// CED
module  CED(
  input  clk,
  input  rst,
  input  enable,
  output reg ird,
  input  [7:0] idata,	
  output reg [13:0] iaddr,
  output reg cwr_mag_0,
  output reg [12:0] cdata_mag_wr0,
  output reg crd_mag_0,
  input  [12:0] cdata_mag_rd0,
  output reg [13:0] caddr_mag_0,
  output reg cwr_ang_0,
  output reg [12:0] cdata_ang_wr0,
  output reg crd_ang_0,
  input  [12:0] cdata_ang_rd0,
  output reg [13:0] caddr_ang_0,
  output reg cwr1,
  output reg [12:0] cdata_wr1,
  output reg crd1,
  input  [12:0] cdata_rd1,
  output reg [13:0] caddr_1,
  output reg cwr2,
  output reg [12:0] cdata_wr2,
  output reg [13:0] caddr_2,
  output done
);
Size: ~390 flip-flops, about 180 I/O pins, roughly 23000 sq um of cells after synthesis.
make LEC_CHECK=0 CAP_MARGIN=20 CORE_ASPECT_RATIO=0.51 CORE_MARGIN=10 CORE_UTILIZATION=25 HOLD_SLACK_MARGIN=-0.03 MAX_ROUTING_LAYER=met5 MIN_ROUTING_LAYER=met2 SETUP_SLACK_MARGIN=2.3 SLEW_MARGIN=20 finish   # period 7.88 ns
run.sh (not shown) runs the stock make flow with config.mk's settings and CLKGATE_MAP_FILE=.
Edit:
- CORE_ASPECT_RATIO: 0.51 -> not set
- CORE_MARGIN: 10 -> 2
- CORE_UTILIZATION: 25 -> 40
- HOLD_SLACK_MARGIN: -0.03 -> not set
- MAX_ROUTING_LAYER: met5 -> not set
- MIN_ROUTING_LAYER: met2 -> not set
- SETUP_SLACK_MARGIN: 2.3 -> not set
- clock period: 7.88 -> 4.76 ns (I/O delays scaled with it)
After rerunning: Combinational power grows by 60%. Cell area shrinks by about 0.8%. Die size shrinks by about 44%. Wire length shrinks by about 16%. Clock power grows by about 70%. Cell count shrinks by 11%. Worst setup slack is worse by 2300 ps. Total power grows by about 70%. Count of clock-buffer cells in the layout grows by 18. Flip-flop count is unchanged. Clock skew shrinks by 22 ps.
Edit:
- CORE_UTILIZATION: 40 -> 72
- CTS_CLUSTER_DIAMETER: not set -> 381
- TNS_END_PERCENT: not set -> 70
- clock period: 4.76 -> 4.14 ns (I/O delays scaled with it)
After rerunning: With this change the flow finished with negative setup slack left; final area grows by 3.9%; count of clock-buffer cells in the layout shrinks by 18; wire length grows by 35%.
Edit:
- CORE_UTILIZATION: 72 -> 66
- CTS_CLUSTER_DIAMETER: 381 -> not set
- TNS_END_PERCENT: 70 -> not set
- clock period: 4.14 -> 4.1 ns (I/O delays scaled with it)
The changed run reached the layout checks and failed them: negative setup slack.
Worst setup slack gets better by 330 ps.
Routed wire length fell by about a fifth.
Die size rose by a little under a tenth.
First-iteration DRC count fell by well over a third.
Clock-buffer cell count rose by 9.
Total power rose slightly.
Worst hold slack gets worse by 20 ps.
Final cell count rose slightly.
Non-clock buffer count rose by 13.
Clock skew is about the same.
Design area hardly moves.
Edit:
- CORE_UTILIZATION: 66 -> 29
- clock period: 4.1 -> 7.5 ns (I/O delays scaled with it)
=> The changed run ran to the end with no violations; cell count rises by 15%; cell area falls by 3.0%; wire length falls by 5.8%; non-clock buffer count falls by 144; core utilization falls by 48 points; critical path depth falls by 8; sequential power falls by 45%; synthesized cell count stays the same; sequential cell count does not change.

---

Starting RTL as in the previous note.
==> flow/config.mk <==
export PLATFORM = sky130hd
export DESIGN_NAME = CED
export DESIGN_NICKNAME = CED
export VERILOG_FILES = /design/flow/design.v
export SDC_FILE = /design/flow/constraint.sdc
export NUM_CORES = 4
export LEC_CHECK = 0
export ABC_AREA = 1
export CAP_MARGIN = 20
export CORE_MARGIN = 2
export CORE_UTILIZATION = 72
export CTS_CLUSTER_DIAMETER = 354
export CTS_CLUSTER_SIZE = 14
export PLACE_DENSITY_LB_ADDON = 0.24
export SLEW_MARGIN = 20
==> flow/constraint.sdc <==
create_clock -name core_clock -period 3.52 [get_ports {clk}]
set_input_delay 0.7040 -clock core_clock [delete_from_list [all_inputs] [get_ports {clk}]]
set_output_delay 0.7040 -clock core_clock [all_outputs]
set_load 0.01 [all_outputs]
The first run ran to the end with violations: negative setup slack.
Rerun with:
- CTS_CLUSTER_DIAMETER: 354 -> 373
- CTS_CLUSTER_SIZE: 14 -> default
- PLACE_DENSITY_LB_ADDON: 0.24 -> default
- SETUP_SLACK_MARGIN: default -> -0.28
- clock period: 3.52 -> 2.7 ns (I/O delays scaled with it)
Result: With this change the flow did not get past 4_1_cts. Die size does not change. Area after synthesis is unchanged. Synthesized cell count is unchanged.
Rerun with:
- ABC_AREA: 1 -> default
- CTS_CLUSTER_DIAMETER: 373 -> 224
- CTS_CLUSTER_SIZE: default -> 36
- SETUP_SLACK_MARGIN: -0.28 -> default
- clock period: 2.7 -> 3.37 ns (I/O delays scaled with it)
The new run died in 5_1_grt (GRT-0232).
Area after synthesis drops by 5.3%.
Synthesized cell count drops by 21%.
Die area drops by 5.2%.
Rerun with:
- CORE_UTILIZATION: 72 -> 40
- CTS_CLUSTER_DIAMETER: 224 -> default
- CTS_CLUSTER_SIZE: 36 -> default
- clock period: 3.37 -> 5.0 ns (I/O delays scaled with it)
Effect: This time the run completed without violations; synthesized cell count does not change; synthesized area does not change; die size increases by well over a third.

---

## the reference run
Starting RTL as in the previous note.
==> flow/design.v (excerpt) <==
module  CED(
  input  clk,
  input  rst,
  input  enable,
  output reg ird,
  input  [7:0] idata,	
  output reg [13:0] iaddr,
  output reg cwr_mag_0,
  output reg [12:0] cdata_mag_wr0,
  output reg crd_mag_0,
  input  [12:0] cdata_mag_rd0,
  output reg [13:0] caddr_mag_0,
  output reg cwr_ang_0,
  output reg [12:0] cdata_ang_wr0,
  output reg crd_ang_0,
  input  [12:0] cdata_ang_rd0,
  output reg [13:0] caddr_ang_0,
  output reg cwr1,
  output reg [12:0] cdata_wr1,
  output reg crd1,
  input  [12:0] cdata_rd1,
  output reg [13:0] caddr_1,
  output reg cwr2,
  output reg [12:0] cdata_wr2,
  output reg [13:0] caddr_2,
  output done
);
Settings: LEC_CHECK=0, CAP_MARGIN=10, CELL_PAD_IN_SITES_DETAIL_PLACEMENT=0, CELL_PAD_IN_SITES_GLOBAL_PLACEMENT=3, CORE_MARGIN=2, CORE_UTILIZATION=22, GPL_ROUTABILITY_DRIVEN=0, GPL_TIMING_DRIVEN=1, MAX_ROUTING_LAYER=met5, MIN_ROUTING_LAYER=met2, PLACE_DENSITY_LB_ADDON=0.22, SLEW_MARGIN=20, TNS_END_PERCENT=10; clock period 6.26 ns.
The reference run finished end to end and its layout was clean on timing, DRC and antenna.
#### Input delta (the trial run over the reference run)
diff --git a/flow/config.mk b/flow/config.mk
--- a/flow/config.mk
+++ b/flow/config.mk
@@ -10 +10 @@
-export CELL_PAD_IN_SITES_GLOBAL_PLACEMENT = 3
+export CELL_PAD_IN_SITES_GLOBAL_PLACEMENT = 1
@@ -12 +12 @@
-export CORE_UTILIZATION = 22
+export CORE_UTILIZATION = 58
@@ -16 +16 @@
-export MIN_ROUTING_LAYER = met2
+export MIN_ROUTING_LAYER = met1
@@ -17,0 +18 @@
+export SETUP_SLACK_MARGIN = 0.6
==> flow/constraint.sdc <==
create_clock -name core_clock -period 4.09 [get_ports {clk}]
set_input_delay 0.8180 -clock core_clock [delete_from_list [all_inputs] [get_ports {clk}]]
set_output_delay 0.8180 -clock core_clock [all_outputs]
set_load 0.01 [all_outputs]
==> results <==
Although it ran to completion, the trial run produced a layout that fails the final checks because of negative setup slack. The reference run finished every stage and its layout cleared the timing, DRC and antenna checks. Re sequential share of cell area: the reference run and the trial run aren't equal, and the lower value belongs to the trial run. Going from the reference run to the trial run, area added between synthesis and finish rose by 1.6 points, least setup slack across all paths after layout fell by 1.15 ns.

---

CED again, from the RTL that the note above started with.
Settings: LEC_CHECK=0, ABC_AREA=1, CAP_MARGIN=10, CELL_PAD_IN_SITES_DETAIL_PLACEMENT=0, CELL_PAD_IN_SITES_GLOBAL_PLACEMENT=0, CORE_MARGIN=2, CORE_UTILIZATION=72, CTS_CLUSTER_DIAMETER=176, CTS_CLUSTER_SIZE=91, GPL_ROUTABILITY_DRIVEN=0, GPL_TIMING_DRIVEN=1, MAX_ROUTING_LAYER=met5, MIN_ROUTING_LAYER=met1, PLACE_DENSITY=0.41, SETUP_SLACK_MARGIN=0.82, SLEW_MARGIN=20, TNS_END_PERCENT=10; clock period 2.75 ns.
The first run ended with an error in global routing (5_1_grt).
Then changed:
- ABC_AREA: 1 -> default
- CAP_MARGIN: 10 -> 20
- CELL_PAD_IN_SITES_DETAIL_PLACEMENT: 0 -> default
- CELL_PAD_IN_SITES_GLOBAL_PLACEMENT: 0 -> default
- CTS_CLUSTER_DIAMETER: 176 -> default
- CTS_CLUSTER_SIZE: 91 -> default
- GPL_ROUTABILITY_DRIVEN: 0 -> default
- GPL_TIMING_DRIVEN: 1 -> default
- MAX_ROUTING_LAYER: met5 -> default
- MIN_ROUTING_LAYER: met1 -> default
- PLACE_DENSITY: 0.41 -> 0.65
- SETUP_SLACK_MARGIN: 0.82 -> default
- TNS_END_PERCENT: 10 -> 80
- clock period: 2.75 -> 4.1 ns (I/O delays scaled with it)
=> This time the run produced a layout that fails on negative setup slack. Area after synthesis fell by 5.3%. Die area went down by 5.2%. Synthesized cell count falls by 21%.

---

CED again, from the RTL that the note above started with.
export LEC_CHECK = 0
export CAP_MARGIN = 20
export CORE_MARGIN = 2
export CORE_UTILIZATION = 58
export CTS_CLUSTER_DIAMETER = 299
export PLACE_DENSITY = 0.37
export SLEW_MARGIN = 20
create_clock -name core_clock -period 4.23 [get_ports {clk}]
The starting point completed and failed the layout checks on negative setup slack.
Change:
Settings changed: ABC_AREA set to 1, CORE_UTILIZATION 58 to 72, CTS_CLUSTER_DIAMETER 299 to unset, PLACE_DENSITY 0.37 to unset, PLACE_DENSITY_LB_ADDON set to 0.24.
Clock period 4.23 ns to 4.21 ns, I/O delays scaled along.
This time the run passed the timing, DRC and antenna checks.
Clock-buffer cell count goes down by 17.
Final area hardly moves.
Hold slack loses 0.016 ns.
Combinational power drops by about 40%.
Worst setup slack improves by 0.27 ns.
Power went down by about 3%.
Routed wire length came out higher by 6.8%.
Die size shrinks by about 15%.
Synthesized cell count went up by 27%.
Change:
Settings changed: ABC_AREA 1 to unset, PLACE_DENSITY set to 0.65, PLACE_DENSITY_LB_ADDON 0.24 to unset, TNS_END_PERCENT set to 75.
Clock period 4.21 ns to 4.14 ns, I/O delays scaled along.
After rerunning:
- Now the flow reached the layout checks and failed them: negative setup slack
- count of clock-buffer cells in the layout grows by 2
- area after synthesis fell by 5.3%
- die area is lower by 5.2%
- utilization rises by 6.4 points
- setup slack degrades by 0.97 ns
- final cell count shrinks by 16%
- via count falls by 0.78%
- global-route usage increases by 4.3 points
No activity file was given, so power comes from the tool's default toggle rates.
